// fir_filter
module fir_filter
#(
    parameter NUM_ELEMENTS = 7
)
(
    input clk,
    input rst,
    input [ 7 : 0 ] weight_data,
    input [ 2 : 0 ] weight_idx,
    input weight_valid,
    output weight_ready,
    input [ 7 : 0 ] input_data,
    input input_valid,
    output input_ready,
    output [ 15 : 0 ] output_data,
    input output_ready,
    output output_valid
);
For scale: roughly 1,900 cells after synthesis, ~43 I/O pins, roughly 19,000 sq um of cells after synthesis.
clock: 8.32 ns
lec_check: 0
cap_margin: 20
core_margin: 2
core_utilization: 72
hold_slack_margin: -0.09
max_routing_layer: met4
place_density: 0.65
setup_slack_margin: -0.55
slew_margin: 20
tns_end_percent: 5
run.sh (not shown) runs the stock make flow with config.mk's settings and CLKGATE_MAP_FILE=.
The baseline reached the layout checks and failed them: setup timing.
==> next run, changes <==
Settings changed: ABC_AREA set to 1, CTS_CLUSTER_DIAMETER set to 400, CTS_CLUSTER_SIZE set to 98, HOLD_SLACK_MARGIN -0.09 to unset, MAX_ROUTING_LAYER met4 to unset, PLACE_DENSITY 0.65 to unset, SETUP_SLACK_MARGIN -0.55 to unset, TNS_END_PERCENT 5 to unset.
Clock period 8.32 ns to 8.78 ns, I/O delays scaled along.
After rerunning: The new run ran to the end with violations: setup timing; routed wire length grows by 19%; non-clock buffer count goes up by 29; first-iteration DRC count grows by 53%; core utilization came out higher by 0.49 points; count of clock-buffer cells in the layout decreases by 1; flip-flop count stays the same.
==> next run, changes <==
Settings changed: ABC_AREA 1 to unset, CORE_UTILIZATION 72 to 40, CTS_CLUSTER_DIAMETER 400 to unset, CTS_CLUSTER_SIZE 98 to unset.
Clock period 8.78 ns to 11.4 ns, I/O delays scaled along.
Now the flow finished with timing, DRC and antenna clean. Combinational power came out lower by well over a third. Register-to-register slack improves by 2600 ps. Count of clock-buffer cells in the layout came out higher by 2. Hold slack improves by 98 ps. Routed wire length came out lower by about a fifth. Via count came out lower by a quarter to a third. Final area came out lower by roughly a tenth. Non-clock buffer count came out lower by 208.
==> next run, changes <==
Settings changed: CORE_UTILIZATION 40 to 64, TNS_END_PERCENT set to 5.
Clock period 11.4 ns to 9.99 ns, I/O delays scaled along.
Result: Final cell count came out lower by 7.0%; core utilization came out higher by 27 points; total power rose by about 18%; setup slack loses 230 ps; global-route usage rises by 13 points; first-iteration DRC count rose by 7.2%; via count came out higher by 3.8%; register-to-register slack loses 1300 ps; routed wire length rose by about 3.6%.


Setup of old:
The RTL this note starts from:
==> flow/design.v <==
`timescale 1ns / 1ps
module fir_filter
#(
    parameter NUM_ELEMENTS = 7
)
(
    input clk,
    input rst,
    input [ 7 : 0 ] weight_data,
    input [ 2 : 0 ] weight_idx,
    input weight_valid,
    output weight_ready,
    input [ 7 : 0 ] input_data,
    input input_valid,
    output input_ready,
    output [ 15 : 0 ] output_data,
    input output_ready,
    output output_valid
);
    assign weight_ready = 1;
    assign input_ready = 1;
    assign output_valid = 1;
    reg [7:0] weights [NUM_ELEMENTS-1:0];
    reg [7:0] values [NUM_ELEMENTS-1:0];
    integer i;
    always@(posedge clk)begin
        if (rst)begin
            for (i = 0; i< NUM_ELEMENTS; i = i+1)
                weights[i] = 0;
        end else if (weight_valid)
            weights[weight_idx] = weight_data;
        for (i = NUM_ELEMENTS-1; i> 0; i=i-1)begin
            values[i] <= rst?0:values[i-1];
        end
        values[0] <= rst?0:input_data;
    end
    wire [15:0] intermediate_sums [NUM_ELEMENTS-1:0];
    assign output_data = intermediate_sums[NUM_ELEMENTS-1];  
    generate
        genvar j;
        for (j = 0; j<NUM_ELEMENTS; j=j+1)begin:summation
            assign intermediate_sums[j] = (j?intermediate_sums[j-1]:0) + values[j]*weights[j];
        end
    endgenerate
endmodule
Settings: LEC_CHECK=0, CAP_MARGIN=20, CELL_PAD_IN_SITES_GLOBAL_PLACEMENT=2, CORE_MARGIN=2, CORE_UTILIZATION=40, HOLD_SLACK_MARGIN=-0.01, MAX_ROUTING_LAYER=met4, SETUP_SLACK_MARGIN=1.75, SLEW_MARGIN=20, TNS_END_PERCENT=40; clock period 6.55 ns.
In old the implementation ran to completion but is not tape-out ready, as the final checks report setup timing.
Inputs modified between old and new:
Settings: a deleted TNS_END_PERCENT that had been 40; a deleted CELL_PAD_IN_SITES_GLOBAL_PLACEMENT that had been 2; a change of CORE_UTILIZATION from 40 to 59; a deleted HOLD_SLACK_MARGIN that had been -0.01; a deleted MAX_ROUTING_LAYER that had been met4; a change of SETUP_SLACK_MARGIN from 1.75 to 2.29; a change of the clock period (ns, I/O delays scaled along) from 6.55 to 7.94.
==> results <==
new vs. old: cell count -7.8%, relative contribution of combinational cells to total power +0.8 points. Clock power on new is down relative to old. new packs its core more tightly than old. old -> stages 100% | layout checks FAIL | setup timing. The flow completed for new, but it is not clean: the layout still shows setup timing. new gives more measured slew at the worst slew-check pin than old did. Diff old -> new: worst path setup slack after routing up 1100 ps; overall power of the completed layout down 590 uW; design area flat.


## run 1
RTL: the design.v shown in full above, as it stands there.
Settings: LEC_CHECK=0, CAP_MARGIN=10, CORE_MARGIN=2, CORE_UTILIZATION=72, CTS_CLUSTER_DIAMETER=42, CTS_CLUSTER_SIZE=96, HOLD_SLACK_MARGIN=-0.09, MAX_ROUTING_LAYER=met4, PLACE_DENSITY=0.35, SETUP_SLACK_MARGIN=2.24, SLEW_MARGIN=20, TNS_END_PERCENT=5; clock period 8.32 ns.
[run 1] flow finished | final checks: failed | reasons: setup timing
Changes in run 2 relative to run 1:
- removing CTS_CLUSTER_DIAMETER (formerly 42)
- removing MAX_ROUTING_LAYER (formerly met4)
- changing CAP_MARGIN from 10 to 20
- removing TNS_END_PERCENT (formerly 5)
- setting ABC_AREA to 1 for the first time
- removing HOLD_SLACK_MARGIN (formerly -0.09)
- removing SETUP_SLACK_MARGIN (formerly 2.24)
- removing PLACE_DENSITY (formerly 0.35)
- removing CTS_CLUSTER_SIZE (formerly 96)
- changing the clock period (ns, I/O delays scaled along) from 8.32 to 11.5
[summary]
Going from run 1 to run 2, the share of synthesized cell area in full adder, half adder and majority cells was found to have gone down by 3.1 points.
Cmp run 2 and run 1 / slew at the pin closest to its max-slew limit / lower: run 1
Half-perimeter wire length after placement (run 2 over run 1): decrease, about 1.7%
Run 2 closes out successfully: all stages finished, all timing, DRC and antenna checks passed.
Clock skew delta (run 2 -> run 1): insignificant
Here is what was changed in the inputs of run 3 compared with run 2.
- ABC_AREA removed (was 1)
- CORE_UTILIZATION changed from 72 to 40
- the clock period (ns, I/O delays scaled along) changed from 11.5 to 13.0
### Flow results
- Run 2 -> run 3: CTS sink count delta 0, exact match
- Run 2 → run 3: leakage power of the design lost 21%; register-to-register slack moved up; total power went down.
- In run 3, the clock skew came out 6.1 ps below the value in run 2.
- Sort run 3 and run 2 by wire length, descending, and run 2 comes first.
- Looking at slack of the critical path, run 3 sits 860 ps higher than run 2 does.
- Re global-route usage: run 2 was higher than run 3.
Here is what was changed in the inputs of run 4 compared with run 3.
- setting PLACE_DENSITY to 0.41 for the first time
- setting CTS_CLUSTER_DIAMETER to 282 for the first time
- setting CTS_CLUSTER_SIZE to 98 for the first time
==> results <==
Run 4: full flow OK, the timing, DRC and antenna checks passed
Between run 3 and run 4, first-pass GRT wire length increased.
Diff run 3 -> run 4: global-route usage higher; worst setup slack after layout higher; count of buffers not belonging to the clock network in the layout higher; leakage power total roughly the same.
Going from run 3 to run 4, design area about even; worst hold margin fell 22 ps.
Compared run 4 against run 3; share of the clock period used by the worst path within noise.
[inputs] run 5 vs run 4
- clearing CTS_CLUSTER_SIZE, which used to be 98
- clearing CTS_CLUSTER_DIAMETER, which used to be 282
- putting CORE_ASPECT_RATIO at 0.56 where nothing was set
- putting MIN_ROUTING_LAYER at met2 where nothing was set
- putting SETUP_SLACK_MARGIN at 3.51 where nothing was set
- putting GPL_TIMING_DRIVEN at 0 where nothing was set
- swapping 40 for 22 in CORE_UTILIZATION
- putting PLACE_DENSITY_LB_ADDON at 0.05 where nothing was set
- clearing PLACE_DENSITY, which used to be 0.41
==> comparison <==
- Changes observed in run 5 relative to run 4: switching power total increased by 0.35 mW relative to the old numbers, non-clock buffer total of the final layout higher, ratio of routed vias to standard cells went up 15%, sequential cell area share went down by 0.91 points.
- Power per unit of standard cell area ended up about 17% higher on run 5 than on run 4.
- Row count of clock-net buffers in the final layout: run 5 lower / run 4 higher
- Run 5 ends up with lower multi-input combinational area share than run 4 does.
- Run 5 against run 4: core utilization now smaller, slack of the critical path now larger.


Setup of build 35:
Starts from the design.v that is shown in full above.
clock: 7.74 ns
lec_check: 0
abc_area: 1
cap_margin: 20
core_margin: 2
core_utilization: 72
cts_cluster_diameter: 29
cts_cluster_size: 34
place_density: 0.35
setup_slack_margin: 0.94
slew_margin: 20
Build 35 -> stages 100% | layout checks FAIL | setup timing
Input-level comparison between build 5 and build 35:
Settings: CORE_UTILIZATION now 40, was 72; SETUP_SLACK_MARGIN now 2.89, was 0.94; PLACE_DENSITY no longer set, was 0.35; CTS_CLUSTER_DIAMETER no longer set, was 29; ABC_AREA no longer set, was 1; CTS_CLUSTER_SIZE no longer set, was 34; the clock period (ns, I/O delays scaled along) now 11.4, was 7.74.
## What came out
In summary, build 5 completed successfully, with a layout that passed the timing, DRC and antenna checks.
For the post-synthesis share of cell area spent on xor and xnor gates, build 5 came in 0.66 points higher than build 35 did.
[compare] base=build 35 new=build 5: area after synthesis has decreased, global-route wire length before repair saw a decrease, post-synthesis to final-layout area growth -5.8 points, core utilization saw a decrease, worst setup skew after layout saw a decrease.
For number of cells in the yosys synthesis report, dividing the value from build 35 by the value from build 5 gives 1.3.
Met3 usage in global routing: build 5 < build 35
Compared to build 35, the routing of build 5 uses less wire.
Comparing number of clock buffers in the layout for build 5 and build 35, the bigger number came from build 5.
Switching power of the nets went down by more than half going from build 35 to build 5.
What build 70 does differently from build 5 at the input level:
Settings: an added CORE_ASPECT_RATIO of 0.56; an added GPL_TIMING_DRIVEN of 0; a change of SETUP_SLACK_MARGIN from 2.89 to 3.51; a change of the clock period (ns, I/O delays scaled along) from 11.4 to 13.0.
Notes after the runs:
Against build 5 as the reference, build 70 delivers a higher layout-stage area growth over the synthesis result.
Build 70 -> build 5: die area flat
Build 70 vs build 5, worst setup path startpoint: weights[3][1]$_SDFFCE_PN0P_ vs weights[0][5]$_SDFFCE_PN0P_
Per the comparison of build 70 with build 5, wire length of the first global-routing pass picked up an extra about 8%; number of tapcells picked up an extra 3.
On total of fill cells in the finished design: build 70 sits below build 5.
In the flow results for build 5 and build 70, the setup slack after placement is smaller on build 5.
In build 70 relative to build 5, total via count in the routed design had gone up by a few percent.
Compared build 70 against build 5; worst-skew pair later-pin latency within noise.
Power is estimated from default activity; no workload was simulated.
